==> inputs of 06-15 <==
==> flow/design.v <==
module half_adder(a, b, sum, carry);
	input a, b;
	output sum, carry;
	assign sum = a^b;
	assign carry = a&b;
endmodule
module add4b(a,b,sum);
	input [3:0] a,b;
	output [3:0] sum;
	wire [3:0] sum;
	assign sum = a + b;
endmodule
module add6b(a, b, sum);
	input [5:0] a,b;
	output [5:0] sum;
	wire [5:0] sum;
	assign sum = a + b;
endmodule
module add8b(a,b,sum);
	input [7:0] a,b;
	output [7:0] sum;
	wire [7:0] sum;
	assign sum = a + b;
endmodule
module add12b(a,b,sum);
	input [11:0] a,b;
	output [11:0] sum;
	wire [11:0] sum;
	assign sum = a + b;
endmodule
module add16b(a,b,sum);
	input [15:0] a,b;
	output [15:0] sum;
	wire [15:0] sum;
	assign sum = a + b;
endmodule
module add24b(a,b,sum);
	input [23:0] a,b;
	output [23:0] sum;
	wire [23:0] sum;
	assign sum = a + b;
endmodule
module add32b(a,b,sum);
	input [31:0] a,b;
	output [31:0] sum;
	wire [31:0] sum;
	assign sum = a + b;
endmodule
module add48b (
    input [47:0] a,
    input [47:0] b,
    output [47:0] sum
);
    assign sum = a + b;
endmodule
module vedic_multiplier_2x2(a, b, result_2x2);
	input[1:0] a, b;
	output[3:0] result_2x2;
	wire[3:0] temp;
	assign result_2x2[0] = a[0] & b[0];
	assign temp[0] = a[0] & b[1];
	assign temp[1] = a[1] & b[0];
	assign temp[2] = a[1] & b[1];
	half_adder h1(temp[0], temp[1], result_2x2[1], temp[3]);
	half_adder h2(temp[2], temp[3], result_2x2[2], result_2x2[3]);
endmodule
module vedic_multiplier_4x4(a, b, result_4x4);
	input[3:0] a, b;
	output[7:0] result_4x4;
	wire[3:0] q0, q1, q2, q3, w0, w1;
	wire[5:0] w2, w3, w4, w5, w6;
	vedic_multiplier_2x2 v2_0(a[1:0], b[1:0], q0[3:0]);
	vedic_multiplier_2x2 v2_1(a[1:0], b[3:2], q1[3:0]);
	vedic_multiplier_2x2 v2_2(a[3:2], b[1:0], q2[3:0]);
	vedic_multiplier_2x2 v2_3(a[3:2], b[3:2], q3[3:0]);
	assign w0[3:0] = {2'b0, q0[3:2]};
	add4b a4_0(w0[3:0], q1[3:0], w1[3:0]);
	assign w2 = {2'b0, q2[3:0]};
	assign w3 = {q3[3:0], 2'b0};
	add6b a6_0(w2, w3, w4);
	assign w5 = {2'b0, w1[3:0]};
	add6b a6_1(w4, w5, w6);
	assign result_4x4[7:2] = w6[5:0];
	assign result_4x4[1:0] = q0[1:0];
endmodule
module vedic_multiplier_8x8(a, b, result_8x8);
	input[7:0] a, b;
	output[15:0] result_8x8;
	wire[15:0] q0, q1, q2, q3;
	wire[7:0] w0, w1;
	wire[11:0] w2, w3, w4, w5, w6;
	vedic_multiplier_4x4 v4_0(a[3:0], b[3:0], q0[15:0]);
	vedic_multiplier_4x4 v4_1(a[3:0], b[7:4], q1[15:0]);
	vedic_multiplier_4x4 v4_2(a[7:4], b[3:0], q2[15:0]);
	vedic_multiplier_4x4 v4_3(a[7:4], b[7:4], q3[15:0]);
   assign w0[7:0] = {4'b0, q0[7:4]};
	add8b a8_0(w0, q1, w1);
	assign w2 = {4'b0, q2[7:0]};
	assign w3 = {q3[7:0], 4'b0};
	add12b a12_0(w2, w3, w4);
	assign w5 = {4'b0, w1[7:0]};
	add12b a12_1(w4, w5, w6);
	assign result_8x8[15:4] = w6[11:0];
	assign result_8x8[3:0] = q0[3:0];
endmodule
module vedic_multiplier_16x16(a, b, result_16x16);
	input[15:0] a, b;
	output[31:0] result_16x16;
	wire[15:0] q0, q1, q2, q3;
	wire[15:0] w0, w1;
	wire[23:0] w2, w3, w4, w5, w6;
	vedic_multiplier_8x8 v8_0(a[7:0], b[7:0], q0[15:0]);
	vedic_multiplier_8x8 v8_1(a[7:0], b[15:8], q1[15:0]);
	vedic_multiplier_8x8 v8_2(a[15:8], b[7:0], q2[15:0]);
	vedic_multiplier_8x8 v8_3(a[15:8], b[15:8], q3[15:0]);
   assign w0[15:0] = {8'b0, q0[15:8]};
	add16b a16_0(w0, q1, w1);
	assign w2 = {8'b0, q2[15:0]};
	assign w3 = {q3[15:0], 8'b0};
	add24b a24_0(w2, w3, w4);
	assign w5 = {8'b0, w1[15:0]};
	add24b a24_1(w4, w5, w6);
	assign result_16x16[31:8] = w6[23:0];
	assign result_16x16[7:0] = q0[7:0];
endmodule
module vedic_multiplier_32x32_pipelined(
    input clk,
    input [31:0] a, b,
    output reg [63:0] result_32x32
);
    wire [31:0] q0, q1, q2, q3;
    reg [31:0] q0_reg, q1_reg, q2_reg, q3_reg;
    reg [31:0] w1_reg;
    reg [47:0] w2, w3, w4_reg, w5_reg, w6_reg;
    reg [15:0] lo_d1, lo_d2, lo_d3;
    vedic_multiplier_16x16 v16_0(.a(a[15:0]), .b(b[15:0]), .result_16x16(q0));
    vedic_multiplier_16x16 v16_1(.a(a[15:0]), .b(b[31:16]), .result_16x16(q1));
    vedic_multiplier_16x16 v16_2(.a(a[31:16]), .b(b[15:0]), .result_16x16(q2));
    vedic_multiplier_16x16 v16_3(.a(a[31:16]), .b(b[31:16]), .result_16x16(q3));
    always @(posedge clk) begin
        q0_reg <= q0;
        q1_reg <= q1;
        q2_reg <= q2;
        q3_reg <= q3;
    end
    always @(posedge clk) begin
        w1_reg <= {16'b0, q0_reg[31:16]} + q1_reg;
    end
    always @(posedge clk) begin
        w2 <= {16'b0, q2_reg};
        w3 <= {q3_reg, 16'b0};
        w4_reg <= w2 + w3;
    end
    always @(posedge clk) begin
        w5_reg <= {16'b0, w1_reg};
        w6_reg <= w4_reg + w5_reg;
    end
    always @(posedge clk) begin
        lo_d1 <= q0_reg[15:0];
        lo_d2 <= lo_d1;
        lo_d3 <= lo_d2;
    end
	 always @(posedge clk) begin
	     result_32x32[63:16] <= w6_reg;
        result_32x32[15:0] <= lo_d3;
	 end 
endmodule
==> flow/run.sh <==
#!/bin/bash
# the make line also repeats each setting of config.mk as NAME=value (left out here)
make -C /OpenROAD-flow-scripts/flow DESIGN_CONFIG=/design/flow/config.mk WORK_HOME=/design/flow/orfs CLKGATE_MAP_FILE= finish
==> flow/config.mk <==
export PLATFORM = sky130hd
export DESIGN_NAME = vedic_multiplier_32x32_pipelined
export DESIGN_NICKNAME = vedic_multiplier_32x32_pipelined
export VERILOG_FILES = /design/flow/design.v
export SDC_FILE = /design/flow/constraint.sdc
export NUM_CORES = 4
export LEC_CHECK = 0
export CAP_MARGIN = 15
export CORE_MARGIN = 2
export CORE_UTILIZATION = 71
export CTS_CLUSTER_SIZE = 41
export HOLD_SLACK_MARGIN = -0.1
export MAX_ROUTING_LAYER = met4
export PLACE_DENSITY = 0.66
export SLEW_MARGIN = 20
==> flow/constraint.sdc <==
create_clock -name core_clock -period 9.32 [get_ports {clk}]
set_input_delay 1.8640 -clock core_clock [delete_from_list [all_inputs] [get_ports {clk}]]
set_output_delay 1.8640 -clock core_clock [all_outputs]
set_load 0.01 [all_outputs]
==> 10-23: changes against 06-15 <==
--- a/flow/config.mk
+++ b/flow/config.mk
@@ -7,9 +7,9 @@
 export LEC_CHECK = 0
-export CAP_MARGIN = 15
+export CAP_MARGIN = 40
 export CORE_MARGIN = 2
-export CORE_UTILIZATION = 71
-export CTS_CLUSTER_SIZE = 41
-export HOLD_SLACK_MARGIN = -0.1
-export MAX_ROUTING_LAYER = met4
-export PLACE_DENSITY = 0.66
+export CORE_UTILIZATION = 72
+export CTS_CLUSTER_SIZE = 42
+export HOLD_SLACK_MARGIN = 0.27
+export PLACE_DENSITY_LB_ADDON = 0.01
+export SETUP_SLACK_MARGIN = 2.65
 export SLEW_MARGIN = 20
==> flow/constraint.sdc (replaced) <==
create_clock -name core_clock -period 8.97 [get_ports {clk}]
set_input_delay 1.7940 -clock core_clock [delete_from_list [all_inputs] [get_ports {clk}]]
set_output_delay 1.7940 -clock core_clock [all_outputs]
set_load 0.01 [all_outputs]
==> 05-25: changes against 06-15 <==
--- a/flow/config.mk
+++ b/flow/config.mk
@@ -7,9 +7,9 @@
 export LEC_CHECK = 0
-export CAP_MARGIN = 15
+export CAP_MARGIN = 40
 export CORE_MARGIN = 2
-export CORE_UTILIZATION = 71
-export CTS_CLUSTER_SIZE = 41
-export HOLD_SLACK_MARGIN = -0.1
-export MAX_ROUTING_LAYER = met4
-export PLACE_DENSITY = 0.66
+export CORE_UTILIZATION = 72
+export CTS_CLUSTER_SIZE = 42
+export HOLD_SLACK_MARGIN = 0.27
+export PLACE_DENSITY_LB_ADDON = 0.01
+export SETUP_SLACK_MARGIN = -0.68
 export SLEW_MARGIN = 20
==> flow/constraint.sdc (replaced) <==
create_clock -name core_clock -period 7.27 [get_ports {clk}]
set_input_delay 1.4540 -clock core_clock [delete_from_list [all_inputs] [get_ports {clk}]]
set_output_delay 1.4540 -clock core_clock [all_outputs]
set_load 0.01 [all_outputs]
==> 09-22: changes against 06-15 <==
==> flow/config.mk (replaced) <==
export PLATFORM = sky130hd
export DESIGN_NAME = vedic_multiplier_32x32_pipelined
export DESIGN_NICKNAME = vedic_multiplier_32x32_pipelined
export VERILOG_FILES = /design/flow/design.v
export SDC_FILE = /design/flow/constraint.sdc
export NUM_CORES = 4
export LEC_CHECK = 0
export CAP_MARGIN = 30
export CELL_PAD_IN_SITES_GLOBAL_PLACEMENT = 1
export CORE_ASPECT_RATIO = 1.04
export CORE_MARGIN = 8
export CORE_UTILIZATION = 31
export GPL_ROUTABILITY_DRIVEN = 0
export GPL_TIMING_DRIVEN = 1
export MIN_ROUTING_LAYER = met2
export SETUP_SLACK_MARGIN = 1.08
export SLEW_MARGIN = 0
export TNS_END_PERCENT = 65
==> flow/constraint.sdc (replaced) <==
create_clock -name core_clock -period 8.47 [get_ports {clk}]
set_input_delay 1.6940 -clock core_clock [delete_from_list [all_inputs] [get_ports {clk}]]
set_output_delay 1.6940 -clock core_clock [all_outputs]
set_load 0.01 [all_outputs]
==> results_dict.tcl <==
# implementation run metrics
set metrics [dict create \
    grt_util_all_layers 0.400 \
    run_status "complete, but fails checks" \
    path_buffers 13 \
    final-setup-viol-count 81 \
    critPathRequiredTime_ns 9.57 \
    floorplan.die.height_um 298 \
    post_placement_setup_slack_ns -2.07 \
    worstReg2RegEnd "w1_reg[30]$_DFF_P_" \
    sh_seq_area 0.119 \
    fmax_mhz 86.6 \
    regToRegStartpoint "q0_reg[16]$_DFF_P_" \
    post-route-worst-setup-slack_ns -2.57 \
    via_count 57900 \
    stdcell_area_um2 77900 \
    failed_layout_checks "setup timing" \
    final_util 0.912 \
    antenna_found_initial 28 \
    crit_top_cell "sky130_fd_sc_hd__ha_1" \
    setup.worst_path.end "q0_reg[29]$_DFF_P_" \
    finish.cell_count_without_fillers 8898 \
]
The numbers above come from 10-23.

==> results_dict.tcl <==
# implementation run metrics
set metrics [dict create \
    post-route-worst-setup-slack_ns -1.37 \
    worstReg2RegEnd "w1_reg[24]$_DFF_P_" \
    post_placement_setup_slack_ns -1.80 \
    run_status "complete, but fails checks" \
    finish.cell_count_without_fillers 8827 \
    final-setup-viol-count 61 \
    via_count 52800 \
    fmax_mhz 93.6 \
    regToRegStartpoint "q0_reg[16]$_DFF_P_" \
    failed_layout_checks "setup timing" \
    floorplan.die.height_um 300 \
]
The numbers above come from 06-15.

==> results_dict.tcl <==
# implementation run metrics
set metrics [dict create \
    post-route-worst-setup-slack_ns -2.95 \
    stdcell_area_um2 78200 \
    run_status "complete, but fails checks" \
    worstReg2RegEnd "w1_reg[18]$_DFF_P_" \
    path_buffers 7 \
    finish.cell_count_without_fillers 8958 \
    setup.worst_path.end "q2_reg[30]$_DFF_P_" \
    antenna_found_initial 22 \
    failed_layout_checks "setup timing" \
    via_count 56700 \
    regToRegStartpoint "q1_reg[1]$_DFF_P_" \
    critPathRequiredTime_ns 7.78 \
    final-setup-viol-count 88 \
    grt_util_all_layers 0.397 \
]
The numbers above come from 05-25.

==> results_dict.tcl <==
# implementation run metrics
set metrics [dict create \
    post-route-worst-setup-slack_ns -1.35 \
    worstReg2RegEnd "w1_reg[24]$_DFF_P_" \
    failed_layout_checks "setup timing" \
    finish.cell_count_without_fillers 10500 \
    antenna_found_initial 0 \
    crit_top_cell "sky130_fd_sc_hd__a21o_1" \
    post_placement_setup_slack_ns -2.54 \
    via_count 67900 \
    path_buffers 8 \
    fmax_mhz 102 \
    run_status "complete, but fails checks" \
    sh_seq_area 0.116 \
    setup.worst_path.end "q2_reg[30]$_DFF_P_" \
    floorplan.die.height_um 473 \
    final_util 0.403 \
    final-setup-viol-count 70 \
]
The numbers above come from 09-22.

